==> v28: inputs <==
==> flow/design.v (excerpt) <==
module LMFE ( clk, reset, Din, in_en, busy, out_valid, Dout, mem_cen, mem_wen, mem_addr, mem_d, mem_q);
Settings: LEC_CHECK=0, CAP_MARGIN=20, CELL_PAD_IN_SITES_DETAIL_PLACEMENT=2, CORE_MARGIN=7, CORE_UTILIZATION=24, CTS_CLUSTER_DIAMETER=326, PLACE_DENSITY_LB_ADDON=0.26, SETUP_SLACK_MARGIN=2.07, SLEW_MARGIN=20; clock period 7.5 ns.
run.sh (not shown) runs the stock make flow with config.mk's settings and CLKGATE_MAP_FILE=.
==> v18: changes against v28 <==
Settings changed: ABC_AREA set to 1, CAP_MARGIN 20 to 15, CELL_PAD_IN_SITES_DETAIL_PLACEMENT 2 to unset, CORE_MARGIN 7 to 2, CORE_UTILIZATION 24 to 70, CTS_CLUSTER_DIAMETER 326 to 363, PLACE_DENSITY_LB_ADDON 0.26 to unset, SETUP_SLACK_MARGIN 2.07 to unset.
==> flow/constraint.sdc (replaced) <==
create_clock -name core_clock -period 2.7 [get_ports {clk}]
set_input_delay 0.5400 -clock core_clock [delete_from_list [all_inputs] [get_ports {clk}]]
set_output_delay 0.5400 -clock core_clock [all_outputs]
set_load 0.01 [all_outputs]
==> v3: changes against v28 <==
Settings changed: CELL_PAD_IN_SITES_DETAIL_PLACEMENT 2 to unset, CORE_MARGIN 7 to 2, CORE_UTILIZATION 24 to 70, CTS_CLUSTER_DIAMETER 326 to unset, PLACE_DENSITY_LB_ADDON 0.26 to unset, SETUP_SLACK_MARGIN 2.07 to unset.
==> flow/constraint.sdc (replaced) <==
create_clock -name core_clock -period 3.5 [get_ports {clk}]
set_input_delay 0.7000 -clock core_clock [delete_from_list [all_inputs] [get_ports {clk}]]
set_output_delay 0.7000 -clock core_clock [all_outputs]
set_load 0.01 [all_outputs]
==> v20: changes against v28 <==
Settings changed: CELL_PAD_IN_SITES_DETAIL_PLACEMENT 2 to unset, CORE_MARGIN 7 to 2, CORE_UTILIZATION 24 to 40, CTS_CLUSTER_DIAMETER 326 to unset, PLACE_DENSITY_LB_ADDON 0.26 to unset, SETUP_SLACK_MARGIN 2.07 to unset.
==> flow/constraint.sdc (replaced) <==
create_clock -name core_clock -period 4.21 [get_ports {clk}]
set_input_delay 0.8420 -clock core_clock [delete_from_list [all_inputs] [get_ports {clk}]]
set_output_delay 0.8420 -clock core_clock [all_outputs]
set_load 0.01 [all_outputs]
==> comparison table <==
item                                                                 v28                        v18                                 v20                     v3
Clock H-tree levels                                                    3                          2                                   2                      2
CP endpoint kind                                                    flop                          -                                flop                   flop
Startpoint of the worst register-to-register path  med.in_r[0]$_DFF_PP0_                          -  MainCT.countwin_col_r[0]$_DFF_PP0_  med.in_r[1]$_DFF_PP0_
WP depth                                                              12                          -                                  11                     11
Worst hold slack across all endpoints                             465 ps                          -                              428 ps                 425 ps
Cells on Worst Hold Path                                               1                          -                                   1                      1
Result of the run                               timing/DRC/antenna clean  aborted with a tool error            timing/DRC/antenna clean  timing/DRC/antenna clean
Last stage reached                                                     -   global routing (5_1_grt)                                   -                      -
Simple-gate area share of the yosys netlist                        13.6%                      13.7%                               13.6%                  13.6%
Routed met3 length                                               4000 µm                          -                             4650 µm                6920 µm
Adder-cell area share of the yosys netlist                         13.7%                      13.8%                               13.7%                  13.7%
Compound Share, Synth                                              23.3%                      29.4%                               23.3%                  23.3%
Flops                                                                483                          -                                 483                    483
Combinational gate area                                        23300 µm²                          -                           23200 µm²              23200 µm²
Cell depth of the worst flop-to-flop path                             12                          -                                  11                     11
Cell kind with the greatest summed area              combinational gates                          -                 combinational gates    combinational gates

* * *

==> lagoon: inputs <==
Starting RTL as in the previous note.
Settings: LEC_CHECK=0, ABC_AREA=1, CAP_MARGIN=20, CORE_MARGIN=2, CORE_UTILIZATION=72, CTS_CLUSTER_DIAMETER=400, CTS_CLUSTER_SIZE=96, SETUP_SLACK_MARGIN=0.66, SLEW_MARGIN=20; clock period 2.86 ns.
==> inputs of onyx, as changes to lagoon <==
==> flow/config.mk (replaced) <==
export PLATFORM = sky130hd
export DESIGN_NAME = LMFE
export DESIGN_NICKNAME = LMFE
export VERILOG_FILES = /design/flow/design.v
export SDC_FILE = /design/flow/constraint.sdc
export NUM_CORES = 4
export LEC_CHECK = 0
export ABC_AREA = 1
export CAP_MARGIN = 15
export CORE_MARGIN = 2
export CORE_UTILIZATION = 70
export CTS_CLUSTER_DIAMETER = 93
export HOLD_SLACK_MARGIN = -0.1
export SETUP_SLACK_MARGIN = 0.19
export SLEW_MARGIN = 20
==> flow/constraint.sdc (replaced) <==
create_clock -name core_clock -period 2.91 [get_ports {clk}]
set_input_delay 0.5820 -clock core_clock [delete_from_list [all_inputs] [get_ports {clk}]]
set_output_delay 0.5820 -clock core_clock [all_outputs]
set_load 0.01 [all_outputs]
==> comparison table <==
quantity	lagoon	onyx
Placer Congestion	0.986	0.981
Vertical die size	232 um	236 um
Die area	54000 um2	55600 um2
Horizontal die size	232 um	236 um
Core utilization before placement	0.730	0.711
Run status	aborted with a tool error	complete, but fails checks
Stage where the flow stopped	global routing	-
Layout check failures	-	setup timing
Number of buffers added by the clock tree synthesis step	9	55
Placed Instance Area	40500 um2	40400 um2
Std cell rows	83	84
CTS H-tree lvls	1	2
Place WS	-0.102 ns	-0.0896 ns
Core box area	51500 um2	52900 um2
Placed Cells	5868	5842
DPL Wire Length	79500 um	80100 um
